$ cat design/flow/design.v
module multiplier  #(parameter width = 16)
   ( input    signed  [width-1 : 0] multiplicand,
     input    signed  [width-1 : 0] multiplier,   
     output   signed  [2 * width - 1 : 0] product
   ) ;
   assign  product = multiplicand * multiplier ;
endmodule
module  adder  #(parameter width = 32)  
		( input   signed [width-1 : 0] a ,
		  input   signed [width-1 : 0] b , 
		  output  signed [width-1 : 0] sum
		) ;
    assign   sum = a + b ;
endmodule
module accumulator #(parameter width = 32) 
	(input    clk,
     	 input    ena,
         input    reset,
         input	  signed [width - 1 : 0] acc_in,
   	 output   reg signed [width - 1 : 0] acc_out
	) ;
   always @(posedge clk) begin
      if (reset)  acc_out <= 0 ;
      else if (ena) acc_out <= acc_in ;
   end
endmodule
module mac_demo(input    clk, 
           input    reset, 
           input    ena,
   	   input    signed [16-1 : 0] k,
           input    signed [16-1 : 0] x,   
           output   signed [2 * 16 - 1 : 0] acc_out
          ) ;
           wire     signed [2 * 16 - 1 : 0] p ;
           wire     signed [2 * 16 - 1 : 0] acc_in ;
   multiplier  #(.width(16)) mult_0(.multiplicand(k),
                                          .multiplier(x),
                       			  .product(p)
                			  ) ;
   adder     #(.width(2*16)) add_0(.a(p),
                			 .b(acc_out),
                			 .sum(acc_in)
               				) ;
   accumulator  #(.width(2*16))  acc_0(.clk(clk),
                   			     .reset(reset),
                   			     .ena(ena),
                   			     .acc_in(acc_in),
                   			     .acc_out(acc_out)
                   			) ;
endmodule
$ cat design/flow/run.sh
#!/bin/bash
# the make line also repeats each setting of config.mk as NAME=value (left out here)
make -C /OpenROAD-flow-scripts/flow DESIGN_CONFIG=/design/flow/config.mk WORK_HOME=/design/flow/orfs CLKGATE_MAP_FILE= finish
$ cat design/flow/config.mk
export PLATFORM = sky130hd
export DESIGN_NAME = mac_demo
export DESIGN_NICKNAME = mac_demo
export VERILOG_FILES = /design/flow/design.v
export SDC_FILE = /design/flow/constraint.sdc
export NUM_CORES = 4
export LEC_CHECK = 0
export CAP_MARGIN = 30
export CELL_PAD_IN_SITES_DETAIL_PLACEMENT = 1
export CELL_PAD_IN_SITES_GLOBAL_PLACEMENT = 3
export CORE_MARGIN = 7
export CORE_UTILIZATION = 31
export GPL_ROUTABILITY_DRIVEN = 1
export MAX_ROUTING_LAYER = met5
export PLACE_DENSITY = 0.57
export SETUP_SLACK_MARGIN = -0.02
export SLEW_MARGIN = 10
export TNS_END_PERCENT = 55
$ cat design/flow/constraint.sdc
create_clock -name core_clock -period 4.13 [get_ports {clk}]
set_input_delay 0.8260 -clock core_clock [delete_from_list [all_inputs] [get_ports {clk}]]
set_output_delay 0.8260 -clock core_clock [all_outputs]
set_load 0.01 [all_outputs]
==> impl_metrics.ini, run 1 <==
; synthesis and place-and-route metrics
[status]
violations = setup timing
status = complete, but fails checks

[clock_tree]
clk_pin_slew_ns = 0.06
cts.htree.levels = 2
clock_sinks = 32
cts_buffers = 5
clock_path_buffers = 2
cts-root-buf = clkbuf_16
cts_tree = done
clock_latency_ns = 0.29

[synth]
ys.flop_type = dfxtp_1
synthDistinctLibCells = 59
synth_cells = 1305
mux_share_pct = 0.759
adder_share_pct = 58.8
xor_share_pct = 2.33
synthTopLogicFamily = adder cells
synth_area_mm2 = 0.0120
edf_count = 0
yosysCellCount = 1305
yosysWarnings = 1
ys_seq_share_pct = 5.32
ys_async_sr_fraction_pct = 0
yosysTopAreaCell = fa_1
ys_sh_simple_pct = 14.5
synth_nets = 1730
synthDominantCellAreaShare_pct = 48.6
yosys-top-cells-count = inv_1, fa_1, nand2_1
synth_top_cell_by_count = inv_1
top_cells_by_area = fa_1, inv_1, ha_1
ys_area_mm2 = 0.0120
aoi_share_pct = 6.43
avgSynthCellArea_um2 = 9.22
ys.flops = 32

[sta]
finalCritPeriodShare_pct = 150
finalSetupViolCount = 28
post-route-min-period_ns = 6.18
max_slew_margin_pct = 68.0
drv_slew = 0
setup_ws_ns = -2.05
fmax_mhz = 162
final_hold_viol_count = 0
fin_tns_setup_ns = -42.44
worst_slew_pin_slew_ns = 0.478
fin_skew_ns = 0.00393
rsz0062_at_grt = yes

[floorplan]
core-area_mm2 = 0.0385
die_h_um = 211
die_area_mm2 = 0.0445
ioPinCount = 67
rows = 72
fp_util_pct = 31.3
die_w_um = 211

[setup_path]
worstReg2RegEnd = acc_0.acc_out[28]$_SDFFE_PP0P_
crit_path_top_delay_cell = fa_1
r2r-start = acc_0.acc_out[15]$_SDFFE_PP0P_
startpoint = k[4]
ff2ff_path_depth = 18
path_delay_family = adder cells
worst-path-stages = 21
critPathKind = input pin to flop
path_common_cell = fa_1
crit_end = acc_0.acc_out[28]$_SDFFE_PP0P_
crit_required_ns = 4.29
cp_num_buf_inv = 5
crit_chain = buf_8 -> and2_4 -> fa_1 -> inv_2 -> fa_1 -> inv_2 -> fa_1 -> fa_1 -> fa_1 -> inv_2 -> fa_1 -> inv_2 -> ha_4 -> a211o_1 -> a2111oi_4 -> o31ai_4 -> a311oi_4 -> o21ai_2 -> o31ai_2 -> xor2_1 -> o21ai_1
arrival_ns = 6.34
critPathMaxFanout = 4
startpoint_type = input pin
ff2ff_setup_slack_ns = -1.13
max_stage_delay_ns = 0.57
worstSetupEndpointType = flop

[min_path]
whs_path_depth = 3
holdCritPathClass = flop to flop
hp-start = acc_0.acc_out[0]$_SDFFE_PP0P_
min_to = acc_0.acc_out[0]$_SDFFE_PP0P_

[global_routing]
grt-ovfl-total = 0
gr-usage-all-layers_pct = 17.4
grt_pass1_vias = 10947
grt_pass1_wl_mm = 60.3
grt_max_degree = 28
antenna_found_initial = 0

[placement]
hpwl_mm = 33.6
place_ws_ns = -3.17
portBuffers = 66
place.gp.congestion = 0.775
dpl_cell_area_mm2 = 0.0150

[route]
antenna_cells_inserted = 0
drc_errors = 0
routed_wl_mm = 37.3
drt-initial-drc-count = 203
wire_per_inst_um = 17.8
drt_pass1_iterations = 5
viasPerCell = 4.47
ant_nets = 0
vias = 9387

[finish]
utilization_pct = 42.2
fillers = 4459
fin_area_mm2 = 0.0162
final_nets = 2009
area_growth_pct = 34.8

[job]
tool_warnings = 31
drv_cap = 0
## layout make-up
type                       count  area, um^2  share of cell area [%]
tap                          518         648                    3.99
clock inverter                 1        5.00                  0.0308
inverter                     341        1280                    7.92
multi-input combinational    890       10700                    66.2
sequential                    32         641                    3.95
clock buffer                   6         129                   0.794
timing repair buffer         314        2780                    17.1
## routing by layer
layer	up-vias	global-route usage [%]	part of all wire, %
met5	-	0	0
met3	28	1.62	2.0
met1	4873	21.2	41
li1	4401	-	-
met2	85	33.5	56
met4	0	2.57	1.4
## what timing repair did
| action | in CTS | in global routing |
|---|---|---|
| endpoints found under the setup margin | 28 | 28 |
| gates resized | 251 | 157 |
| hold buffers | 0 | 0 |
| pin swaps | 108 | 122 |
| buffers inserted | 27 | 18 |
## metrics by stage
stage                     hold slack, ns  cells
after global routing               0.634   2102
after CTS                          0.600   2094
final                              0.599   2102
after floorplan                    0.493   1305
after global placement             0.573   2063
after detailed placement           0.587   2063
==> inputs of run 2 (changes only) <==
Settings changed: ABC_AREA from default to 1, CAP_MARGIN 30 to 20, CELL_PAD_IN_SITES_DETAIL_PLACEMENT 1 to default, CELL_PAD_IN_SITES_GLOBAL_PLACEMENT 3 to default, CORE_MARGIN 7 to 2, CORE_UTILIZATION 31 to 67, CTS_CLUSTER_DIAMETER from default to 268, CTS_CLUSTER_SIZE from default to 95, GPL_ROUTABILITY_DRIVEN 1 to default, MAX_ROUTING_LAYER met5 to default, PLACE_DENSITY 0.57 to 0.4, SETUP_SLACK_MARGIN -0.02 to default, SLEW_MARGIN 10 to 20, TNS_END_PERCENT 55 to 10.
Clock period 4.13 ns to 5.19 ns, I/O delays scaled along.
==> impl_metrics.ini, run 2 <==
; flow metrics
[clock_tree]
cts_buffers = 5
cts.htree.levels = 2
clock_path_buffers = 2
cts-root-buf = clkbuf_16
clock_sinks = 32

[synth]
ys_async_sr_fraction_pct = 0
synth_top_cell_by_count = inv_1
aoi_share_pct = 3.84
adder_share_pct = 55.0
synth_cells = 1688
ys_area_mm2 = 0.0129
ys_seq_share_pct = 4.98
synthDominantCellAreaShare_pct = 45.5
synthTopLogicFamily = adder cells
xor_share_pct = 0.885
yosysTopAreaCell = fa_1
edf_count = 0
avgSynthCellArea_um2 = 7.62
ys.flops = 32
synth_area_mm2 = 0.0129
synthDistinctLibCells = 34
yosysWarnings = 1
yosysCellCount = 1688
yosys-top-cells-count = inv_1, nand2_1, fa_1
synth_nets = 2113
mux_share_pct = 0
ys_sh_simple_pct = 17.5
top_cells_by_area = fa_1, inv_1, nand2_1
ys.flop_type = dfxtp_1

[floorplan]
die_area_mm2 = 0.0203
die_w_um = 143
core-area_mm2 = 0.0188
ioPinCount = 67
fp_util_pct = 68.5
die_h_um = 143
rows = 50

[global_routing]
grt-ovfl-total = 162
gr-usage-all-layers_pct = 84.7

[status]
haltStage = global routing
stop_error = [ERROR GRT-0232] Routing congestion too high. Check the congestion heatmap in the GUI.
status = aborted with a tool error

[placement]
place.gp.congestion = 0.969
hpwl_mm = 31.0
dp.cells = 2080
portBuffers = 66
run 2: metrics by stage:
stage / utilization (%) / setup TNS [ns] / hold slack (ns) / area (um^2) / setup WS (ns)
after CTS: 91.3 / -15.77 / 0.550 / 17100 / -0.803
after detailed placement: 80.2 / -35.35 / 0.532 / 15000 / -1.69
after global placement: 80.2 / -33.94 / 0.507 / 15000 / -1.60
after floorplan: - / -14.54 / 0.542 / 13000 / -0.812
run 2: layer usage:
layer / track usage, % / GRT overflow
met1: 82.9 / 4
met2: 97.3 / 86
met3: 73.9 / 10
met4: 85.8 / 61
met5: 56.1 / 1
run 2: what timing repair did:
action	CTS
setup endpoints to repair	25
buffers inserted	78
hold buffers	0
cloned	15
gates resized	422
pin swaps	172
==> inputs of run 3 (changes only) <==
Settings changed: ABC_AREA 1 to default, CORE_UTILIZATION 67 to 72, CTS_CLUSTER_DIAMETER 268 to 36, CTS_CLUSTER_SIZE 95 to 50, HOLD_SLACK_MARGIN from default to -0.09, PLACE_DENSITY 0.4 to 0.35, SETUP_SLACK_MARGIN from default to -0.5, TNS_END_PERCENT 10 to default.
Clock period 5.19 ns to 5.05 ns, I/O delays scaled along.
==> impl_metrics.ini, run 3 <==
; synthesis and place-and-route metrics
[synth]
yosysCellCount = 1305
ys_seq_share_pct = 5.32
ys_area_mm2 = 0.0120
synth_top_cell_by_count = inv_1
ys_async_sr_fraction_pct = 0
edf_count = 0
synthDominantCellAreaShare_pct = 48.6
yosys-top-cells-count = inv_1, fa_1, nand2_1
mux_share_pct = 0.759
top_cells_by_area = fa_1, inv_1, ha_1
synth_area_mm2 = 0.0120
avgSynthCellArea_um2 = 9.22
synth_cells = 1305
synth_nets = 1730
ys_sh_simple_pct = 14.5
ys.flops = 32
synthDistinctLibCells = 59
synthTopLogicFamily = adder cells
xor_share_pct = 2.33
ys.flop_type = dfxtp_1
aoi_share_pct = 6.43
yosysWarnings = 1
yosysTopAreaCell = fa_1
adder_share_pct = 58.8

[status]
violations = setup timing
status = complete, but fails checks

[global_routing]
gr-usage-all-layers_pct = 42.3
antenna_found_initial = 0
grt_pass1_wl_mm = 57.5
grt_max_degree = 32
grt-ovfl-total = 0
grt_pass1_vias = 11737

[clock_tree]
clk_pin_slew_ns = 0.06
cts-root-buf = clkbuf_16
clock_latency_ns = 0.28
clock_path_buffers = 2
cts_tree = done
hold_buffers = 0
cts_buffers = 5
cts.htree.levels = 2
clock_sinks = 32

[route]
wire_per_inst_um = 25.9
viasPerCell = 6.49
drc_errors = 0
drt_pass1_iterations = 8
drt-initial-drc-count = 1126
ant_nets = 0
routed_wl_mm = 45.6
vias = 11438

[min_path]
min_to = acc_0.acc_out[4]$_SDFFE_PP0P_
hp-start = acc_0.acc_out[4]$_SDFFE_PP0P_
holdCritPathClass = flop to flop
whs_path_depth = 2

[setup_path]
startpoint_type = input pin
critPathMaxFanout = 9
critPathKind = input pin to flop
crit_chain = buf_2 -> buf_4 -> buf_6 -> nand2_1 -> fa_1 -> fa_1 -> fa_1 -> fa_2 -> fa_1 -> fa_1 -> inv_1 -> ha_4 -> o21a_4 -> a2111oi_4 -> o31ai_4 -> a311oi_4 -> o21ai_2 -> o31ai_2 -> xor2_1 -> o21ai_1
r2r-start = acc_0.acc_out[15]$_SDFFE_PP0P_
worstSetupEndpointType = flop
cp_num_buf_inv = 4
crit_required_ns = 5.21
crit_end = acc_0.acc_out[28]$_SDFFE_PP0P_
path_delay_family = adder cells
crit_path_top_delay_cell = fa_2
startpoint = x[10]
arrival_ns = 6.83
worstReg2RegEnd = acc_0.acc_out[28]$_SDFFE_PP0P_
ff2ff_setup_slack_ns = -0.54
path_common_cell = fa_1
worst-path-stages = 20
ff2ff_path_depth = 18
max_stage_delay_ns = 0.71

[sta]
finalCritPeriodShare_pct = 132
max_slew_margin_pct = 50.3
setup_ws_ns = -1.61
holdWs_ns = 0.530
rsz0062_at_grt = yes
post-route-min-period_ns = 6.66
fin_skew_ns = 0.00442
finalSetupViolCount = 25
final_hold_viol_count = 0
worst_slew_pin_slew_ns = 0.744
fmax_mhz = 150
drv_slew = 0

[floorplan]
core-area_mm2 = 0.0165
ioPinCount = 67
die_area_mm2 = 0.0178
die_h_um = 133
die_w_um = 133
fp_util_pct = 73.1
rows = 47

[finish]
final_nets = 1966
finalNonFillerCells = 1763
area_growth_pct = 29.0
utilization_pct = 94.2

[placement]
place.gp.congestion = 0.900
dp.cells = 1723
portBuffers = 66
hpwl_mm = 27.3

[job]
tool_warnings = 31
drv_cap = 0
[run 3: through the flow]
step | setup TNS (ns) | worst slack (ns) | cell area [um^2]
2_1_floorplan | -17.41 | -1.37 | 12400
3_3_place_gp | -41.32 | -2.18 | 14400
5_1_grt | -32.67 | -1.75 | 15500
6_report | -29.53 | -1.61 | 15500
4_1_cts | -23.14 | -1.54 | 15000
3_5_place_dp | -42.45 | -2.20 | 14400
[run 3: area by class of cell]
type	count	area, um^2
clock buffer	7	153
clock inverter	1	30.0
antenna	1	2.50
fill	494	947
inverter	341	1280
timing repair buffer	271	2420
multi-input combinational	890	10700
sequential	32	641
tap	220	275
[run 3: what timing repair did]
| action | 4_1_cts | 5_1_grt |
|---|---|---|
| buffers inserted | 23 | 17 |
| setup endpoints to repair | 25 | 22 |
| resized | 267 | 104 |
| gates cloned | 0 | 0 |
| pin swaps | 113 | 81 |
[run 3: layer usage]
| metal | track usage (%) | wire, um | vias up | part of all wire (%) |
|---|---|---|---|---|
| met5 | 0 | 0 | - | 0 |
| met4 | 27.0 | 5690 | 0 | 12 |
| met3 | 7.15 | 5010 | 532 | 11 |
| met2 | 76.5 | 21600 | 1121 | 47 |
| met1 | 46.0 | 13400 | 5461 | 29 |
| li1 | - | - | 4324 | - |
==> inputs of run 4 (changes only) <==
Settings changed: ABC_AREA from default to 1, CORE_MARGIN 2 to 7, CORE_UTILIZATION 72 to 40, CTS_CLUSTER_DIAMETER 36 to 328, CTS_CLUSTER_SIZE 50 to 100, HOLD_SLACK_MARGIN -0.09 to default, PLACE_DENSITY 0.35 to default, SETUP_SLACK_MARGIN -0.5 to -0.33, TNS_END_PERCENT from default to 25.
Clock period 5.05 ns to 7.0 ns, I/O delays scaled along.
==> impl_metrics.ini, run 4 <==
; synthesis and place-and-route metrics
[status]
status = complete, but fails checks
violations = setup timing

[floorplan]
die_h_um = 193
die_area_mm2 = 0.0374
die_w_um = 193
ioPinCount = 67
core-area_mm2 = 0.0316
fp_util_pct = 40.7
rows = 65

[synth]
adder_share_pct = 55.0
xor_share_pct = 0.885
ys_sh_simple_pct = 17.5
top_cells_by_area = fa_1, inv_1, nand2_1
synth_top_cell_by_count = inv_1
synthDistinctLibCells = 34
ys_seq_share_pct = 4.98
yosysCellCount = 1688
synth_cells = 1688
yosysWarnings = 1
ys.flops = 32
synthTopLogicFamily = adder cells
aoi_share_pct = 3.84
mux_share_pct = 0
ys_area_mm2 = 0.0129
synth_area_mm2 = 0.0129
synthDominantCellAreaShare_pct = 45.5
ys.flop_type = dfxtp_1
synth_nets = 2113
edf_count = 0
ys_async_sr_fraction_pct = 0
avgSynthCellArea_um2 = 7.62
yosysTopAreaCell = fa_1
yosys-top-cells-count = inv_1, nand2_1, fa_1

[job]
tool_warnings = 26
drv_cap = 0

[finish]
final_nets = 2256
regArea_um2 = 641
utilization_pct = 48.1
comb_area_mm2 = 0.00993
area_growth_pct = 18.1
fin_area_mm2 = 0.0152
fillers = 3152

[setup_path]
crit_end = acc_0.acc_out[31]$_SDFFE_PP0P_
startpoint_type = input pin
worstSetupEndpointType = flop
arrival_ns = 7.22
cp_num_buf_inv = 12
path_common_cell = inv_1
startpoint = x[1]
critPathKind = input pin to flop
critPathMaxFanout = 8
crit_path_top_delay_cell = fa_1
ff2ff_setup_slack_ns = 2.17
path_delay_family = adder cells
max_stage_delay_ns = 0.58
r2r-start = acc_0.acc_out[15]$_SDFFE_PP0P_
worstReg2RegEnd = acc_0.acc_out[20]$_SDFFE_PP0P_
worst-path-stages = 29
crit_required_ns = 7.18
ff2ff_path_depth = 20

[sta]
worst_slew_pin_slew_ns = 0.948
fmax_mhz = 142
finalSetupViolCount = 2
final_hold_viol_count = 0
max_slew_margin_pct = 36.8
post-route-min-period_ns = 7.03
finalCritPeriodShare_pct = 100
drv_slew = 0
fin_skew_ns = 0.00478
setup_ws_ns = -0.0321
holdWs_ns = 0.565

[global_routing]
grt_pass1_wl_mm = 57.4
grt_pass1_vias = 11140
antenna_found_initial = 0
grt_max_degree = 48
grt-ovfl-total = 0
gr-usage-all-layers_pct = 18.5

[clock_tree]
cts-root-buf = clkbuf_16
clk_pin_slew_ns = 0.06
cts.htree.levels = 2
clock_latency_ns = 0.28
clock_sinks = 32
cts_buffers = 5
clock_path_buffers = 2
hold_buffers = 0
cts_tree = done

[min_path]
whs_path_depth = 2
min_to = acc_0.acc_out[0]$_SDFFE_PP0P_
holdCritPathClass = flop to flop
hp-start = acc_0.acc_out[0]$_SDFFE_PP0P_

[route]
viasPerCell = 4.71
vias = 10526
ant_nets = 0
wire_per_inst_um = 15.0
drt_pass1_iterations = 5
drt-initial-drc-count = 535
drc_errors = 0
antenna_cells_inserted = 0
routed_wl_mm = 33.6

[placement]
place_ws_ns = -0.302
dpl_cell_area_mm2 = 0.0150
place.gp.congestion = 0.891
hpwl_mm = 30.2
portBuffers = 66
run 4: layout make-up:
| cell class | instances | share of cell area [%] |
|---|---|---|
| Inverter | 539 | 13.3 |
| Tap cell | 402 | 3.31 |
| Clock inverter | 2 | 0.231 |
| Clock buffer | 6 | 0.848 |
| Sequential cell | 32 | 4.22 |
| Multi-Input combinational cell | 1049 | 65.4 |
| Timing Repair Buffer | 204 | 12.7 |
run 4: what timing repair did:
action / in CTS / in global routing
buffers inserted: 0 / 0
setup endpoints to repair: 0 / 1
resized: 0 / 1
run 4: per-layer routing:
layer | global-route usage [%] | vias up | wire length, um
met4 | 3.17 | 0 | 520
met1 | 27.3 | 5193 | 16200
met5 | 0 | - | 0
met3 | 1.68 | 37 | 1670
met2 | 29.9 | 261 | 15200
li1 | - | 5035 | -
run 4: per-stage QoR:
stage	setup TNS, ns	instances
2_1_floorplan	0	1688
3_3_place_gp	-1.86	2226
3_5_place_dp	-2.42	2226
4_1_cts	-0.0490	2234
5_1_grt	-3.23	2234
6_report	-0.0402	2234
==> inputs of run 5 (changes only) <==
Settings changed: ABC_AREA 1 to default, CORE_MARGIN 7 to 2, CORE_UTILIZATION 40 to 72, CTS_CLUSTER_DIAMETER 328 to 36, CTS_CLUSTER_SIZE 100 to 50, MAX_ROUTING_LAYER from default to met4, PLACE_DENSITY_LB_ADDON from default to 0.04, SETUP_SLACK_MARGIN -0.33 to 1.67, TNS_END_PERCENT 25 to 40.
Clock period 7.0 ns to 6.58 ns, I/O delays scaled along.
==> impl_metrics.ini, run 5 <==
; synthesis and place-and-route metrics
[status]
status = complete, but fails checks
violations = setup timing

[sta]
final_hold_viol_count = 0
finalSetupViolCount = 18
fin_skew_ns = 0.00947
finalCritPeriodShare_pct = 111
fmax_mhz = 136
max_slew_margin_pct = 44.9
drv_slew = 0
setup_ws_ns = -0.754
post-route-min-period_ns = 7.33
rsz0062_at_grt = yes
worst_slew_pin_slew_ns = 0.826

[global_routing]
gr-usage-all-layers_pct = 45.8
antenna_found_initial = 3
grt_max_degree = 35
grt_pass1_vias = 12188
grt-ovfl-total = 0
grt_pass1_wl_mm = 60.6

[setup_path]
path_delay_family = adder cells
startpoint = x[6]
max_stage_delay_ns = 0.62
worstSetupEndpointType = flop
worstReg2RegEnd = acc_0.acc_out[24]$_SDFFE_PP0P_
arrival_ns = 7.49
cp_num_buf_inv = 8
critPathKind = input pin to flop
ff2ff_path_depth = 20
r2r-start = acc_0.acc_out[15]$_SDFFE_PP0P_
crit_path_top_delay_cell = fa_1
crit_chain = buf_6 -> buf_6 -> and2_1 -> fa_1 -> inv_1 -> fa_2 -> fa_1 -> inv_1 -> fa_2 -> fa_1 -> inv_1 -> fa_1 -> inv_1 -> ha_4 -> a211oi_4 -> a41oi_4 -> buf_6 -> a311oi_2 -> o21ai_2 -> buf_4 -> nand4_1 -> o311a_1 -> o22ai_1
crit_required_ns = 6.74
ff2ff_setup_slack_ns = 0.66
crit_end = acc_0.acc_out[30]$_SDFFE_PP0P_
startpoint_type = input pin
critPathMaxFanout = 8
worst-path-stages = 23

[finish]
area_growth_pct = 27.7
fillers = 538
final_nets = 1967
utilization_pct = 93.3
fin_area_mm2 = 0.0154

[synth]
adder_share_pct = 58.8
synth_cells = 1305
aoi_share_pct = 6.43
top_cells_by_area = fa_1, inv_1, ha_1
ys_area_mm2 = 0.0120
yosysTopAreaCell = fa_1
xor_share_pct = 2.33
yosys-top-cells-count = inv_1, fa_1, nand2_1
synth_nets = 1730
yosysWarnings = 1
ys.flop_type = dfxtp_1
synthTopLogicFamily = adder cells
ys.flops = 32
yosysCellCount = 1305
synthDistinctLibCells = 59
edf_count = 0
synth_area_mm2 = 0.0120
synth_top_cell_by_count = inv_1
ys_seq_share_pct = 5.32
avgSynthCellArea_um2 = 9.22
synthDominantCellAreaShare_pct = 48.6
ys_sh_simple_pct = 14.5
ys_async_sr_fraction_pct = 0
mux_share_pct = 0.759

[route]
routed_wl_mm = 50.7
drt_pass1_iterations = 29
vias = 12033
ant_nets = 0
drc_errors = 0
wire_per_inst_um = 28.7
viasPerCell = 6.80
drt-initial-drc-count = 1734

[floorplan]
die_area_mm2 = 0.0178
ioPinCount = 67
rows = 47
die_h_um = 133
fp_util_pct = 73.1
core-area_mm2 = 0.0165
die_w_um = 133

[clock_tree]
cts-root-buf = clkbuf_16
clock_latency_ns = 0.30
cts.htree.levels = 2
cts_buffers = 5
clk_pin_slew_ns = 0.06
clock_sinks = 32
hold_buffers = 0
clock_path_buffers = 2
cts_tree = done

[min_path]
whs_path_depth = 2
hp-start = acc_0.acc_out[29]$_SDFFE_PP0P_
min_to = acc_0.acc_out[29]$_SDFFE_PP0P_
holdCritPathClass = flop to flop

[job]
drv_cap = 0
tool_warnings = 29

[placement]
dpl_cell_area_mm2 = 0.0142
portBuffers = 66
place.gp.congestion = 0.945
hpwl_mm = 27.1
[run 5: what timing repair did]
action | in CTS | in global routing
endpoints found under the hold margin | 0 | 0
pin swaps | 118 | 101
gates resized | 234 | 121
setup endpoints to repair | 28 | 27
setup buffers | 29 | 14
cloned | 1 | 0
[run 5: layout make-up]
type / count / area (um^2) / share of cell area (%)
Antenna cell: 7 / 17.5 / 0.114
Clock buffer: 5 / 125 / 0.814
Clock inverter: 3 / 42.5 / 0.277
Inverter: 341 / 1280 / 8.34
Multi-Input combinational cell: 890 / 10700 / 69.3
Sequential cell: 32 / 641 / 4.17
Tap cell: 220 / 275 / 1.79
Timing Repair Buffer: 272 / 2330 / 15.2
[run 5: metal layers]
metal,track usage [%],share of wire [%],vias to the layer above
li1,-,-,4338
met1,48.3,28,5508
met2,77.7,44,1441
met3,9.21,15,746
met4,31.1,14,0
met5,-,0,-
[run 5: through the flow]
step / hold slack, ns / std cells / TNS, ns / setup WS, ns
floorplan: 0.493 / 1305 / -0.167 / -0.146
global placement: 0.495 / 1711 / -11.63 / -0.917
detailed placement: 0.513 / 1711 / -12.48 / -0.997
CTS: 0.537 / 1749 / -1.13 / -0.297
global route: 0.556 / 1768 / -13.02 / -0.999
finish: 0.551 / 1770 / -8.57 / -0.754
==> inputs of run 6 (changes only) <==
Settings changed: CORE_UTILIZATION 72 to 40, CTS_CLUSTER_DIAMETER 36 to default, CTS_CLUSTER_SIZE 50 to default, MAX_ROUTING_LAYER met4 to default, PLACE_DENSITY_LB_ADDON 0.04 to default, SETUP_SLACK_MARGIN 1.67 to 1.52, TNS_END_PERCENT 40 to default.
Clock period 6.58 ns to 6.89 ns, I/O delays scaled along.
==> impl_metrics.ini, run 6 <==
; synthesis and place-and-route metrics
[synth]
yosysWarnings = 1
ys_area_mm2 = 0.0120
synthTopLogicFamily = adder cells
adder_share_pct = 58.8
ys_sh_simple_pct = 14.5
edf_count = 0
synth_top_cell_by_count = inv_1
aoi_share_pct = 6.43
avgSynthCellArea_um2 = 9.22
mux_share_pct = 0.759
ys_seq_share_pct = 5.32
ys_async_sr_fraction_pct = 0
ys.flop_type = dfxtp_1
ys.flops = 32
synthDistinctLibCells = 59
yosysTopAreaCell = fa_1
synth_area_mm2 = 0.0120
synth_nets = 1730
synthDominantCellAreaShare_pct = 48.6
xor_share_pct = 2.33
yosys-top-cells-count = inv_1, fa_1, nand2_1
synth_cells = 1305
top_cells_by_area = fa_1, inv_1, ha_1
yosysCellCount = 1305

[clock_tree]
cts_buffers = 5
clock_latency_ns = 0.29
cts.htree.levels = 2
clk_pin_slew_ns = 0.06
clock_path_buffers = 2
clock_sinks = 32
cts_tree = done
cts-root-buf = clkbuf_16

[global_routing]
grt_pass1_vias = 10087
grt_pass1_wl_mm = 53.1
gr-usage-all-layers_pct = 21.7
grt-ovfl-total = 0
antenna_found_initial = 1
grt_max_degree = 35

[sta]
finalCritPeriodShare_pct = 98.4
fmax_mhz = 147
finalSetupViolCount = 0
post-route-min-period_ns = 6.78
final_hold_viol_count = 0
drv_slew = 0
max_slew_margin_pct = 49.7
rsz0062_at_grt = yes
worst_slew_pin_slew_ns = 0.753
fin_tns_setup_ns = 0
fin_skew_ns = 0.0123

[finish]
fin_area_mm2 = 0.0156
area_growth_pct = 29.4
final_nets = 1961
regArea_um2 = 641
fillers = 2725
comb_area_mm2 = 0.0107

[floorplan]
die_area_mm2 = 0.0315
core-area_mm2 = 0.0296
ioPinCount = 67
die_h_um = 177
fp_util_pct = 40.6
die_w_um = 177
rows = 63

[setup_path]
startpoint = x[6]
worstSetupEndpointType = flop
ff2ff_setup_slack_ns = 1.62
crit_chain = buf_6 -> buf_6 -> and2_4 -> fa_1 -> inv_2 -> fa_1 -> inv_2 -> fa_1 -> fa_1 -> fa_1 -> inv_2 -> fa_1 -> inv_2 -> ha_4 -> a211o_1 -> a2111oi_4 -> o31ai_2 -> a311oi_2 -> o21ai_1 -> o31ai_1 -> xor2_1 -> o21ai_1
path_common_cell = fa_1
critPathMaxFanout = 3
worst-path-stages = 22
startpoint_type = input pin
arrival_ns = 6.95
worstReg2RegEnd = acc_0.acc_out[28]$_SDFFE_PP0P_
max_stage_delay_ns = 0.54
r2r-start = acc_0.acc_out[15]$_SDFFE_PP0P_
crit_end = acc_0.acc_out[28]$_SDFFE_PP0P_
crit_path_top_delay_cell = fa_1
ff2ff_path_depth = 18
cp_num_buf_inv = 6
path_delay_family = adder cells
critPathKind = input pin to flop
crit_required_ns = 7.06

[route]
drt_pass1_iterations = 5
vias = 9267
drt-initial-drc-count = 355
ant_nets = 0
viasPerCell = 4.81
wire_per_inst_um = 16.4
drc_errors = 0
routed_wl_mm = 31.7

[job]
drv_cap = 0
tool_warnings = 29

[min_path]
hp-start = acc_0.acc_out[4]$_SDFFE_PP0P_
whs_path_depth = 2
holdCritPathClass = flop to flop
min_to = acc_0.acc_out[4]$_SDFFE_PP0P_

[placement]
portBuffers = 66
place.gp.congestion = 0.840
dpl_cell_area_mm2 = 0.0145
hpwl_mm = 27.4

[status]
status = no timing/DRC/antenna violations
==> run 6: per-stage QoR <==
stage,hold WS (ns),instances,worst slack [ns],util [%]
6_report,0.511,1927,0.109,52.5
3_3_place_gp,0.500,1876,-0.627,48.9
3_5_place_dp,0.505,1876,-0.649,48.9
2_1_floorplan,0.493,1305,0.102,-
5_1_grt,0.544,1927,-0.0627,52.5
4_1_cts,0.515,1909,-0.0243,51.4
==> run 6: layout make-up <==
class | count | share of cell area, %
Multi-Input combinational cell | 890 | 68.5
Antenna cell | 1 | 0.0161
Clock buffer | 7 | 0.981
Tap cell | 390 | 3.13
Sequential cell | 32 | 4.12
Timing Repair Buffer | 266 | 15.0
Inverter | 341 | 8.25
==> run 6: layer usage <==
| layer | vias to the layer above | track usage, % | wire length [um] |
|---|---|---|---|
| li1 | 4312 | - | - |
| met1 | 4725 | 29.5 | 13700 |
| met2 | 190 | 37.6 | 16300 |
| met3 | 40 | 1.86 | 991 |
| met4 | 0 | 4.78 | 667 |
| met5 | - | 0 | 0 |
==> run 6: what timing repair did <==
action	4_1_cts	5_1_grt
gates resized	247	84
hold endpoints to repair	0	0
pin swaps	104	100
hold buffers	0	0
endpoints found under the setup margin	26	25
buffers inserted	26	17
==> inputs of run 7 (changes only) <==
Settings changed: CORE_UTILIZATION 40 to 72, CTS_CLUSTER_DIAMETER from default to 400, CTS_CLUSTER_SIZE from default to 95, PLACE_DENSITY from default to 0.36, SETUP_SLACK_MARGIN 1.52 to default.
Clock period 6.89 ns to 5.93 ns, I/O delays scaled along.
==> impl_metrics.ini, run 7 <==
; synthesis and place-and-route metrics
[placement]
portBuffers = 66
hpwl_mm = 27.1
place.gp.congestion = 0.907
dpl_cell_area_mm2 = 0.0142
dp.cells = 1712

[floorplan]
ioPinCount = 67
rows = 47
core-area_mm2 = 0.0165
die_h_um = 133
fp_util_pct = 73.1
die_area_mm2 = 0.0178
die_w_um = 133

[setup_path]
path_delay_family = adder cells
startpoint = x[7]
ff2ff_path_depth = 18
crit_path_top_delay_cell = fa_1
worstSetupEndpointType = flop
arrival_ns = 7.26
ff2ff_setup_slack_ns = 0.53
critPathMaxFanout = 5
r2r-start = acc_0.acc_out[15]$_SDFFE_PP0P_
cp_num_buf_inv = 6
critPathKind = input pin to flop
worst-path-stages = 22
startpoint_type = input pin
crit_required_ns = 6.10
max_stage_delay_ns = 0.73
crit_end = acc_0.acc_out[28]$_SDFFE_PP0P_
crit_chain = buf_4 -> nand2_2 -> fa_1 -> inv_1 -> fa_1 -> inv_1 -> fa_2 -> inv_1 -> fa_2 -> fa_1 -> inv_1 -> fa_1 -> inv_2 -> ha_4 -> a211o_1 -> a2111oi_4 -> o31ai_4 -> a311oi_2 -> o21ai_2 -> o31ai_2 -> xor2_1 -> o21ai_1
worstReg2RegEnd = acc_0.acc_out[28]$_SDFFE_PP0P_

[sta]
worst_slew_pin_slew_ns = 0.794
fin_skew_ns = 0.0125
setup_ws_ns = -1.16
finalCritPeriodShare_pct = 120
max_slew_margin_pct = 47.0
rsz0062_at_grt = yes
finalSetupViolCount = 21
post-route-min-period_ns = 7.09
fmax_mhz = 141
drv_slew = 0
final_hold_viol_count = 0

[synth]
yosysCellCount = 1305
ys.flops = 32
synthDistinctLibCells = 59
ys_async_sr_fraction_pct = 0
top_cells_by_area = fa_1, inv_1, ha_1
ys_seq_share_pct = 5.32
yosys-top-cells-count = inv_1, fa_1, nand2_1
adder_share_pct = 58.8
yosysTopAreaCell = fa_1
synthDominantCellAreaShare_pct = 48.6
edf_count = 0
synth_area_mm2 = 0.0120
avgSynthCellArea_um2 = 9.22
synth_nets = 1730
yosysWarnings = 1
synthTopLogicFamily = adder cells
mux_share_pct = 0.759
aoi_share_pct = 6.43
ys.flop_type = dfxtp_1
xor_share_pct = 2.33
synth_top_cell_by_count = inv_1
synth_cells = 1305
ys_sh_simple_pct = 14.5
ys_area_mm2 = 0.0120

[job]
drv_cap = 0
tool_warnings = 31

[min_path]
holdCritPathClass = flop to flop
hp-start = acc_0.acc_out[25]$_SDFFE_PP0P_
min_to = acc_0.acc_out[25]$_SDFFE_PP0P_
whs_path_depth = 2

[global_routing]
grt-ovfl-total = 0
grt_pass1_wl_mm = 54.7
grt_max_degree = 35
grt_pass1_vias = 11382
antenna_found_initial = 0
gr-usage-all-layers_pct = 40.2

[route]
drc_errors = 0
ant_nets = 0
routed_wl_mm = 41.3
vias = 10916
drt-initial-drc-count = 1145
viasPerCell = 6.24
wire_per_inst_um = 23.6
antenna_cells_inserted = 0
drt_pass1_iterations = 6

[clock_tree]
clk_pin_slew_ns = 0.06
clock_latency_ns = 0.30
cts_tree = done
clock_path_buffers = 2
cts-root-buf = clkbuf_16
clock_sinks = 32
cts_buffers = 5
cts.htree.levels = 2
hold_buffers = 0

[status]
violations = setup timing
status = complete, but fails checks

[finish]
fin_area_mm2 = 0.0153
finalNonFillerCells = 1748
final_nets = 1952
utilization_pct = 92.8
area_growth_pct = 26.9
run 7: per-layer routing:
metal / GRT usage, % / vias up / part of all wire (%)
li1: - / 4293 / -
met4: 22.2 / 0 / 10
met2: 73.6 / 915 / 50
met3: 7.15 / 405 / 10
met5: 0 / - / 0
met1: 44.0 / 5303 / 30
run 7: cell type report:
cell class                 instances  area (um^2)
clock buffer                       5          125
clock inverter                     3         42.5
fill                             592         1190
inverter                         341         1280
multi-input combinational        890        10700
sequential                        32          641
tap                              220          275
timing repair buffer             257         2240
run 7: through the flow:
stage               hold slack [ns]  setup slack (ns)  setup TNS, ns
finish                        0.512             -1.16         -15.06
global route                  0.520             -1.31         -18.43
CTS                           0.497            -0.796          -8.25
detailed placement            0.486             -1.48         -24.50
global placement              0.468             -1.38         -22.48
floorplan                     0.493            -0.666          -4.06
run 7: what timing repair did:
item / CTS / global route
endpoints found under the setup margin: 24 / 22
resized: 202 / 148
pin swaps: 76 / 87
cloned: 2 / 1
setup buffers: 14 / 13
==> inputs of run 8 (changes only) <==
Settings changed: CTS_CLUSTER_DIAMETER 400 to 36, CTS_CLUSTER_SIZE 95 to 50, HOLD_SLACK_MARGIN from default to -0.09, PLACE_DENSITY 0.36 to 0.35, SETUP_SLACK_MARGIN from default to -0.5.
Clock period 5.93 ns to 5.32 ns, I/O delays scaled along.
==> impl_metrics.ini, run 8 <==
; synthesis and place-and-route metrics
[status]
status = complete, but fails checks
violations = setup timing

[setup_path]
crit_chain = buf_4 -> buf_4 -> and2_4 -> fa_1 -> inv_2 -> fa_1 -> inv_1 -> fa_1 -> inv_2 -> fa_2 -> fa_1 -> fa_1 -> inv_2 -> ha_4 -> o21a_2 -> a2111oi_4 -> o31ai_2 -> a311oi_2 -> o21ai_2 -> o31ai_2 -> xor2_1 -> o21ai_1
worstSetupEndpointType = flop
ff2ff_setup_slack_ns = -0.16
startpoint = k[14]
r2r-start = acc_0.acc_out[15]$_SDFFE_PP0P_
crit_end = acc_0.acc_out[28]$_SDFFE_PP0P_
path_delay_family = adder cells
startpoint_type = input pin
critPathKind = input pin to flop
worstReg2RegEnd = acc_0.acc_out[28]$_SDFFE_PP0P_
crit_required_ns = 5.49
max_stage_delay_ns = 0.59
path_common_cell = fa_1
critPathMaxFanout = 4
arrival_ns = 6.81
worst-path-stages = 22
ff2ff_path_depth = 18
crit_path_top_delay_cell = fa_2
cp_num_buf_inv = 6

[floorplan]
die_w_um = 133
rows = 47
ioPinCount = 67
die_h_um = 133
fp_util_pct = 73.1
die_area_mm2 = 0.0178
core-area_mm2 = 0.0165

[synth]
avgSynthCellArea_um2 = 9.22
xor_share_pct = 2.33
synth_top_cell_by_count = inv_1
mux_share_pct = 0.759
yosysTopAreaCell = fa_1
synthDominantCellAreaShare_pct = 48.6
ys.flop_type = dfxtp_1
yosysWarnings = 1
ys_seq_share_pct = 5.32
adder_share_pct = 58.8
yosys-top-cells-count = inv_1, fa_1, nand2_1
synthTopLogicFamily = adder cells
aoi_share_pct = 6.43
ys_sh_simple_pct = 14.5
ys_async_sr_fraction_pct = 0
edf_count = 0
top_cells_by_area = fa_1, inv_1, ha_1
synth_area_mm2 = 0.0120
yosysCellCount = 1305
synth_cells = 1305
ys.flops = 32
synth_nets = 1730
synthDistinctLibCells = 59
ys_area_mm2 = 0.0120

[route]
routed_wl_mm = 42.4
antenna_cells_inserted = 0
wire_per_inst_um = 24.1
drt-initial-drc-count = 1129
drc_errors = 0
viasPerCell = 6.29
vias = 11043
drt_pass1_iterations = 7
ant_nets = 0

[global_routing]
antenna_found_initial = 0
grt-ovfl-total = 0
grt_pass1_wl_mm = 54.6
grt_pass1_vias = 11387
grt_max_degree = 35
gr-usage-all-layers_pct = 39.8

[sta]
finalCritPeriodShare_pct = 125
drv_slew = 0
max_slew_margin_pct = 47.2
final_hold_viol_count = 0
holdWs_ns = 0.533
fin_tns_setup_ns = -22.16
rsz0062_at_grt = yes
setup_ws_ns = -1.32
post-route-min-period_ns = 6.64
fin_skew_ns = 0.00760
finalSetupViolCount = 24
fmax_mhz = 151
worst_slew_pin_slew_ns = 0.791

[placement]
portBuffers = 66
place.gp.congestion = 0.925
hpwl_mm = 27.1
place_ws_ns = -2.04

[clock_tree]
cts.htree.levels = 2
cts_tree = done
clock_path_buffers = 2
hold_buffers = 0
clk_pin_slew_ns = 0.07
clock_sinks = 32
cts-root-buf = clkbuf_16
cts_buffers = 5
clock_latency_ns = 0.30

[min_path]
whs_path_depth = 2
min_to = acc_0.acc_out[29]$_SDFFE_PP0P_
holdCritPathClass = flop to flop
hp-start = acc_0.acc_out[29]$_SDFFE_PP0P_

[finish]
fillers = 545
final_nets = 1960
utilization_pct = 93.3
area_growth_pct = 27.7

[job]
drv_cap = 0
tool_warnings = 32
[run 8: area by class of cell]
cell class	count	area, um^2	share of cell area, %
timing repair buffer	265	2390	15.6
multi-input combinational	890	10600	69.2
tap	220	275	1.79
clock buffer	5	125	0.814
inverter	341	1280	8.35
clock inverter	3	23.8	0.155
sequential	32	641	4.17
[run 8: repair_timing]
action,in CTS,in global routing
cloned,0,3
gates resized,229,114
setup endpoints to repair,22,22
hold endpoints to repair,0,0
pin swaps,67,83
setup buffers,19,21
[run 8: metal layers]
layer	track usage, %	routed length, um	up-vias	share of wire (%)
li1	-	-	4310	-
met1	45.4	13300	5349	31
met2	72.2	20700	999	49
met3	4.83	3910	385	9.2
met4	23.2	4430	0	10
met5	0	0	-	0
[run 8: metrics by stage]
step	instance area, um^2	instances
3_5_place_dp	14300	1716
6_report	15400	1756
3_3_place_gp	14300	1716
2_1_floorplan	12300	1305
5_1_grt	15400	1756
4_1_cts	14700	1735
==> inputs of run 9 (changes only) <==
Settings changed: ABC_AREA from default to 1, CORE_ASPECT_RATIO from default to 0.67, CORE_UTILIZATION 72 to 42, CTS_CLUSTER_DIAMETER 36 to 27, CTS_CLUSTER_SIZE 50 to default, GPL_TIMING_DRIVEN from default to 0, HOLD_SLACK_MARGIN -0.09 to 0.21, MAX_ROUTING_LAYER from default to met5, PLACE_DENSITY 0.35 to 0.59, SETUP_SLACK_MARGIN -0.5 to default, SLEW_MARGIN 20 to 10.
Clock period 5.32 ns to 4.27 ns, I/O delays scaled along.
==> impl_metrics.ini, run 9 <==
; synthesis and place-and-route metrics
[clock_tree]
clk_pin_slew_ns = 0.05
clock_path_buffers = 2
hold_buffers = 0
clock_latency_ns = 0.28
cts-root-buf = clkbuf_16
cts_buffers = 5
clock_sinks = 32
cts.htree.levels = 2
cts_tree = done

[global_routing]
grt_max_degree = 17
grt_pass1_wl_mm = 65.5
antenna_found_initial = 0
grt_pass1_vias = 11224
grt-ovfl-total = 0
gr-usage-all-layers_pct = 27.0

[setup_path]
crit_path_top_delay_cell = fa_1
path_common_cell = fa_1
ff2ff_setup_slack_ns = -0.26
crit_end = acc_0.acc_out[30]$_SDFFE_PP0P_
worst-path-stages = 24
startpoint = k[12]
r2r-start = acc_0.acc_out[12]$_SDFFE_PP0P_
path_delay_family = adder cells
worstReg2RegEnd = acc_0.acc_out[21]$_SDFFE_PP0P_
critPathKind = input pin to flop
arrival_ns = 5.95
worstSetupEndpointType = flop
crit_required_ns = 4.45
crit_chain = buf_8 -> clkbuf_16 -> buf_4 -> nand2_1 -> inv_1 -> fa_2 -> inv_1 -> fa_1 -> inv_1 -> fa_1 -> fa_1 -> fa_1 -> inv_2 -> fa_1 -> inv_2 -> ha_4 -> nand2_4 -> nor3_4 -> nand2_2 -> nand3b_1 -> nand3_1 -> nand3_1 -> nand2_1 -> inv_1
cp_num_buf_inv = 9
ff2ff_path_depth = 18
max_stage_delay_ns = 0.55
critPathMaxFanout = 7
startpoint_type = input pin

[synth]
aoi_share_pct = 3.84
top_cells_by_area = fa_1, inv_1, nand2_1
ys_async_sr_fraction_pct = 0
yosys-top-cells-count = inv_1, nand2_1, fa_1
synthTopLogicFamily = adder cells
yosysWarnings = 1
mux_share_pct = 0
yosysCellCount = 1688
edf_count = 0
synthDistinctLibCells = 34
xor_share_pct = 0.885
synth_nets = 2113
synth_top_cell_by_count = inv_1
synth_area_mm2 = 0.0129
ys_sh_simple_pct = 17.5
avgSynthCellArea_um2 = 7.62
ys.flop_type = dfxtp_1
synth_cells = 1688
yosysTopAreaCell = fa_1
ys_area_mm2 = 0.0129
adder_share_pct = 55.0
synthDominantCellAreaShare_pct = 45.5
ys.flops = 32
ys_seq_share_pct = 4.98

[placement]
place.gp.congestion = 0.935
portBuffers = 40
dp.cells = 2133
hpwl_mm = 34.0

[floorplan]
rows = 52
die_area_mm2 = 0.0321
core-area_mm2 = 0.0302
die_h_um = 147
fp_util_pct = 42.6
die_w_um = 218
ioPinCount = 67

[finish]
fillers = 2774
finalNonFillerCells = 2234
utilization_pct = 57.0
final_nets = 2254
area_growth_pct = 33.7

[route]
drt-initial-drc-count = 890
drc_errors = 0
ant_nets = 0
vias = 10819
antenna_cells_inserted = 0
wire_per_inst_um = 18.6
routed_wl_mm = 41.4
viasPerCell = 4.84
drt_pass1_iterations = 5

[sta]
fin_tns_setup_ns = -31.11
finalCritPeriodShare_pct = 135
rsz0062_at_grt = yes
fin_skew_ns = 0.00434
setup_ws_ns = -1.50
drv_slew = 0
fmax_mhz = 173
worst_slew_pin_slew_ns = 0.805
final_hold_viol_count = 0
finalSetupViolCount = 25
holdWs_ns = 0.557
post-route-min-period_ns = 5.77
max_slew_margin_pct = 46.4

[job]
drv_cap = 0
tool_warnings = 29

[status]
violations = setup timing
status = complete, but fails checks

[min_path]
holdCritPathClass = flop to flop
min_to = acc_0.acc_out[0]$_SDFFE_PP0P_
hp-start = acc_0.acc_out[0]$_SDFFE_PP0P_
whs_path_depth = 2
[run 9: per-stage QoR]
step	instance area (um^2)	worst slack (ns)
2_1_floorplan	13800	-1.54
3_3_place_gp	14700	-2.86
3_5_place_dp	14700	-2.90
4_1_cts	16700	-1.52
5_1_grt	17200	-1.70
6_report	17200	-1.50
[run 9: timing repair]
item,CTS,global route
endpoints found under the setup margin,29,27
cloned,6,2
gates resized,305,114
setup buffers,65,21
pin swaps,136,70
[run 9: layer usage]
| metal | vias up | wire length, um | track usage (%) |
|---|---|---|---|
| met5 | - | 0 | 0 |
| met4 | 0 | 903 | 5.10 |
| met3 | 60 | 3440 | 4.00 |
| met2 | 384 | 16600 | 37.9 |
| met1 | 5322 | 20500 | 43.9 |
| li1 | 5053 | - | - |
[run 9: area by class of cell]
| cell class | instances | area [um^2] | share of cell area (%) |
|---|---|---|---|
| multi-input cells | 1049 | 11400 | 66.2 |
| inverters | 539 | 2050 | 11.9 |
| repair buffers | 134 | 1250 | 7.27 |
| plain buffers | 68 | 1230 | 7.18 |
| flip-flops and latches | 32 | 641 | 3.73 |
| well taps | 405 | 507 | 2.95 |
| clock buffers | 6 | 129 | 0.750 |
| clock inverters | 1 | 5.00 | 0.0291 |
==> inputs of run 10 (changes only) <==
Settings changed: ABC_AREA 1 to default, CORE_ASPECT_RATIO 0.67 to default, CORE_UTILIZATION 42 to 72, CTS_CLUSTER_DIAMETER 27 to 42, CTS_CLUSTER_SIZE from default to 79, GPL_TIMING_DRIVEN 0 to default, HOLD_SLACK_MARGIN 0.21 to default, MAX_ROUTING_LAYER met5 to default, PLACE_DENSITY 0.59 to default, PLACE_DENSITY_LB_ADDON from default to 0.04, SLEW_MARGIN 10 to 20.
Clock period 4.27 ns to 6.45 ns, I/O delays scaled along.
==> impl_metrics.ini, run 10 <==
; synthesis and place-and-route metrics
[sta]
finalSetupViolCount = 20
drv_slew = 0
max_slew_margin_pct = 48.8
fmax_mhz = 140
worst_slew_pin_slew_ns = 0.767
finalCritPeriodShare_pct = 111
post-route-min-period_ns = 7.16
setup_ws_ns = -0.711
final_hold_viol_count = 0
holdWs_ns = 0.532
fin_skew_ns = 0.0131
rsz0062_at_grt = yes

[setup_path]
startpoint_type = input pin
ff2ff_setup_slack_ns = 0.84
crit_required_ns = 6.68
startpoint = x[12]
r2r-start = acc_0.acc_out[15]$_SDFFE_PP0P_
worstReg2RegEnd = acc_0.acc_out[28]$_SDFFE_PP0P_
arrival_ns = 7.39
worst-path-stages = 22
path_common_cell = fa_1
max_stage_delay_ns = 0.68
critPathKind = input pin to flop
ff2ff_path_depth = 19
critPathMaxFanout = 11
path_delay_family = adder cells
cp_num_buf_inv = 6
crit_end = acc_0.acc_out[24]$_SDFFE_PP0P_
worstSetupEndpointType = flop
crit_chain = buf_2 -> buf_4 -> nand2_1 -> fa_1 -> inv_1 -> fa_1 -> fa_1 -> fa_2 -> fa_1 -> inv_1 -> fa_1 -> inv_1 -> ha_4 -> o21a_1 -> nor2_2 -> o31ai_4 -> buf_4 -> a31oi_4 -> nor2_2 -> o21ai_2 -> or4_1 -> nand3_1
crit_path_top_delay_cell = fa_1

[min_path]
min_to = acc_0.acc_out[25]$_SDFFE_PP0P_
hp-start = acc_0.acc_out[25]$_SDFFE_PP0P_
whs_path_depth = 2
holdCritPathClass = flop to flop

[finish]
final_nets = 1961
utilization_pct = 92.6
area_growth_pct = 26.7

[synth]
mux_share_pct = 0.759
synthDominantCellAreaShare_pct = 48.6
synth_area_mm2 = 0.0120
ys_async_sr_fraction_pct = 0
avgSynthCellArea_um2 = 9.22
yosysCellCount = 1305
ys.flop_type = dfxtp_1
ys_sh_simple_pct = 14.5
yosysTopAreaCell = fa_1
ys_area_mm2 = 0.0120
yosysWarnings = 1
yosys-top-cells-count = inv_1, fa_1, nand2_1
synthDistinctLibCells = 59
ys.flops = 32
adder_share_pct = 58.8
synth_top_cell_by_count = inv_1
edf_count = 0
xor_share_pct = 2.33
synthTopLogicFamily = adder cells
synth_nets = 1730
top_cells_by_area = fa_1, inv_1, ha_1
synth_cells = 1305
aoi_share_pct = 6.43
ys_seq_share_pct = 5.32

[placement]
portBuffers = 66
place_ws_ns = -1.17
hpwl_mm = 27.6
place.gp.congestion = 0.896

[floorplan]
die_w_um = 133
fp_util_pct = 73.1
ioPinCount = 67
core-area_mm2 = 0.0165
die_h_um = 133
rows = 47
die_area_mm2 = 0.0178

[route]
drt-initial-drc-count = 1551
viasPerCell = 6.55
antenna_cells_inserted = 0
drt_pass1_iterations = 8
wire_per_inst_um = 26.5
routed_wl_mm = 46.5
vias = 11514
ant_nets = 0
drc_errors = 0

[global_routing]
grt_max_degree = 35
antenna_found_initial = 1
grt_pass1_vias = 11681
grt-ovfl-total = 0
gr-usage-all-layers_pct = 42.8
grt_pass1_wl_mm = 58.1

[job]
tool_warnings = 29
drv_cap = 0

[clock_tree]
cts_buffers = 5
clock_latency_ns = 0.30
clock_path_buffers = 2
clock_sinks = 32
hold_buffers = 0
clk_pin_slew_ns = 0.06
cts_tree = done
cts-root-buf = clkbuf_16
cts.htree.levels = 2

[status]
status = complete, but fails checks
violations = setup timing
[run 10: layout make-up]
class | count | area (um^2)
Sequential cell | 32 | 641
Multi-Input combinational cell | 890 | 10500
Fill cell | 554 | 1220
Inverter | 341 | 1280
Clock inverter | 3 | 42.5
Tap cell | 220 | 275
Timing Repair Buffer | 266 | 2330
Clock buffer | 5 | 125
[run 10: layer usage]
metal / GRT usage, % / part of all wire, % / vias up
met5: 0 / 0 / -
met1: 47.7 / 29 / 5407
met3: 8.52 / 14 / 584
met4: 28.5 / 13 / 0
li1: - / - / 4316
met2: 74.6 / 45 / 1207
[run 10: timing repair]
item / 4_1_cts / 5_1_grt
buffers inserted: 22 / 25
endpoints found under the setup margin: 21 / 19
resized: 230 / 121
pin swaps: 100 / 77
[run 10: per-stage QoR]
stage | setup TNS [ns] | std cells | cell area (um^2)
4_1_cts | -1.44 | 1737 | 14700
3_5_place_dp | -16.39 | 1709 | 14100
6_report | -8.39 | 1757 | 15200
2_1_floorplan | -0.406 | 1305 | 12200
5_1_grt | -10.72 | 1757 | 15200
3_3_place_gp | -13.59 | 1709 | 14100
==> inputs of run 11 (changes only) <==
Settings changed: ABC_AREA from default to 1, CORE_ASPECT_RATIO from default to 1.26, CTS_CLUSTER_DIAMETER 42 to 359, CTS_CLUSTER_SIZE 79 to 99, HOLD_SLACK_MARGIN from default to 0.3, PLACE_DENSITY from default to 0.37, PLACE_DENSITY_LB_ADDON 0.04 to default, SETUP_SLACK_MARGIN from default to 1.32, TNS_END_PERCENT from default to 5.
Clock period 6.45 ns to 4.46 ns, I/O delays scaled along.
==> impl_metrics.ini, run 11 <==
; flow metrics
[placement]
place.gp.congestion = 0.938
portBuffers = 66
hpwl_mm = 31.4

[synth]
avgSynthCellArea_um2 = 7.62
synth_nets = 2113
synth_area_mm2 = 0.0129
ys_sh_simple_pct = 17.5
ys_async_sr_fraction_pct = 0
synth_cells = 1688
top_cells_by_area = fa_1, inv_1, nand2_1
mux_share_pct = 0
xor_share_pct = 0.885
edf_count = 0
synthDominantCellAreaShare_pct = 45.5
yosys-top-cells-count = inv_1, nand2_1, fa_1
synth_top_cell_by_count = inv_1
yosysCellCount = 1688
yosysTopAreaCell = fa_1
adder_share_pct = 55.0
ys.flops = 32
aoi_share_pct = 3.84
ys_area_mm2 = 0.0129
ys_seq_share_pct = 4.98
synthDistinctLibCells = 34
ys.flop_type = dfxtp_1
synthTopLogicFamily = adder cells
yosysWarnings = 1

[floorplan]
core-area_mm2 = 0.0174
rows = 54
fp_util_pct = 73.8
ioPinCount = 67
die_h_um = 154
die_area_mm2 = 0.0190
die_w_um = 123

[clock_tree]
clock_sinks = 32
clock_path_buffers = 2
cts-root-buf = clkbuf_16
cts.htree.levels = 2
cts_buffers = 5

[status]
haltStage = global routing
stop_error = [ERROR GRT-0116] Global routing finished with congestion. Check the congestion regions in the DRC Viewer.
status = aborted with a tool error

[global_routing]
grt-ovfl-total = 96
gr-usage-all-layers_pct = 76.0
## run 11: stage by stage
| step | TNS (ns) | instances | setup WS [ns] | cell area, um^2 |
|---|---|---|---|---|
| 2_1_floorplan | -30.28 | 1688 | -1.40 | 12900 |
| 3_3_place_gp | -50.89 | 2096 | -2.16 | 15100 |
| 3_5_place_dp | -52.70 | 2096 | -2.34 | 15100 |
| 4_1_cts | -29.76 | 2158 | -1.34 | 16800 |
## run 11: what timing repair did
action	CTS
gates cloned	8
buffers inserted	46
endpoints found under the setup margin	30
pin swaps	127
resized	375
hold buffers	0
## run 11: routing by layer
metal	overflow	GRT usage [%]
met5	1	22.0
met4	41	74.1
met3	3	63.2
met2	51	91.4
met1	0	75.7
==> inputs of run 12 (changes only) <==
Settings changed: ABC_AREA 1 to default, CORE_ASPECT_RATIO 1.26 to default, CORE_UTILIZATION 72 to 20, CTS_CLUSTER_DIAMETER 359 to default, CTS_CLUSTER_SIZE 99 to default, HOLD_SLACK_MARGIN 0.3 to default, PLACE_DENSITY 0.37 to default, SETUP_SLACK_MARGIN 1.32 to default, TNS_END_PERCENT 5 to default.
Clock period 4.46 ns to 10.5 ns, I/O delays scaled along.
==> impl_metrics.ini, run 12 <==
; synthesis and place-and-route metrics
[status]
status = no timing/DRC/antenna violations

[setup_path]
ff2ff_setup_slack_ns = 4.93
critPathKind = input pin to flop
startpoint_type = input pin
worstSetupEndpointType = flop
worstReg2RegEnd = acc_0.acc_out[28]$_SDFFE_PP0P_
arrival_ns = 8.91
max_stage_delay_ns = 0.84
cp_num_buf_inv = 5
crit_path_top_delay_cell = clkdlybuf4s50_1
path_common_cell = fa_1
crit_required_ns = 10.66
crit_chain = clkdlybuf4s50_1 -> and2_1 -> fa_1 -> inv_1 -> fa_1 -> inv_1 -> fa_1 -> fa_1 -> fa_1 -> inv_1 -> fa_1 -> inv_1 -> ha_1 -> a211o_1 -> a2111oi_2 -> o31ai_1 -> a311oi_1 -> o21ai_1 -> o31ai_1 -> xor2_1 -> o21ai_0
critPathMaxFanout = 16
worst-path-stages = 21
ff2ff_path_depth = 18
r2r-start = acc_0.acc_out[15]$_SDFFE_PP0P_
startpoint = x[11]
crit_end = acc_0.acc_out[28]$_SDFFE_PP0P_
path_delay_family = adder cells

[sta]
finalSetupViolCount = 0
fin_skew_ns = 0.0103
finalCritPeriodShare_pct = 83.3
fmax_mhz = 114
holdWs_ns = 0.487
max_slew_margin_pct = 39.9
rsz0062_at_grt = no
final_hold_viol_count = 0
post-route-min-period_ns = 8.75
drv_slew = 0
fin_tns_setup_ns = 0
worst_slew_pin_slew_ns = 0.900

[clock_tree]
clock_path_buffers = 2
clock_latency_ns = 0.29
cts_buffers = 5
clock_sinks = 32
cts.htree.levels = 2
clk_pin_slew_ns = 0.06
hold_buffers = 0
cts_tree = done
cts-root-buf = clkbuf_16
post_cts_resize_count = 0
cts_setup_buffers = 0

[synth]
synth_top_cell_by_count = inv_1
yosysTopAreaCell = fa_1
synthDominantCellAreaShare_pct = 48.6
mux_share_pct = 0.759
avgSynthCellArea_um2 = 9.22
ys_seq_share_pct = 5.32
synthTopLogicFamily = adder cells
ys_async_sr_fraction_pct = 0
aoi_share_pct = 6.43
ys.flop_type = dfxtp_1
edf_count = 0
synth_area_mm2 = 0.0120
ys.flops = 32
ys_sh_simple_pct = 14.5
synth_cells = 1305
yosys-top-cells-count = inv_1, fa_1, nand2_1
yosysCellCount = 1305
top_cells_by_area = fa_1, inv_1, ha_1
adder_share_pct = 58.8
yosysWarnings = 1
synth_nets = 1730
ys_area_mm2 = 0.0120
xor_share_pct = 2.33
synthDistinctLibCells = 59

[global_routing]
grt_max_degree = 35
grt-ovfl-total = 0
grt_pass1_wl_mm = 49.9
grt_pass1_vias = 9631
gr-usage-all-layers_pct = 9.93
antenna_found_initial = 0

[route]
routed_wl_mm = 29.4
drc_errors = 0
drt_pass1_iterations = 5
wire_per_inst_um = 13.9
ant_nets = 0
viasPerCell = 4.12
vias = 8715
antenna_cells_inserted = 0
drt-initial-drc-count = 422

[min_path]
whs_path_depth = 2
holdCritPathClass = flop to flop
hp-start = acc_0.acc_out[15]$_SDFFE_PP0P_
min_to = acc_0.acc_out[15]$_SDFFE_PP0P_

[placement]
portBuffers = 66
hpwl_mm = 25.7
dp.cells = 2108
place.gp.congestion = 0.849

[floorplan]
ioPinCount = 67
die_area_mm2 = 0.0621
fp_util_pct = 20.3
die_w_um = 249
die_h_um = 249
rows = 89
core-area_mm2 = 0.0592

[finish]
final_nets = 1767
comb_area_mm2 = 0.00996
finalNonFillerCells = 2116
area_growth_pct = 13.8
fillers = 6498
regArea_um2 = 641

[job]
drv_cap = 0
tool_warnings = 26
-- run 12: per-layer routing --
metal  up-vias  GRT usage [%]  part of all wire [%]
li1       3923              -                     -
met1      4532           13.4                    44
met2       229           16.5                    48
met3        31           2.09                   6.0
met4         0           1.77                   1.6
met5         -              0                     0
-- run 12: stage by stage --
step | worst slack, ns | instance area (um^2) | util [%]
floorplan | 2.71 | 12000 | -
global placement | 1.66 | 13500 | 22.9
detailed placement | 1.57 | 13500 | 22.9
CTS | 1.87 | 13700 | 23.1
global route | 1.46 | 13700 | 23.1
finish | 1.75 | 13700 | 23.1
-- run 12: layout make-up --
cell class,instances,share of cell area [%]
multi-input combinational,890,72.7
timing repair buffer,72,5.15
clock buffer,8,1.07
sequential,32,4.68
inverter,341,9.35
tap,773,7.06
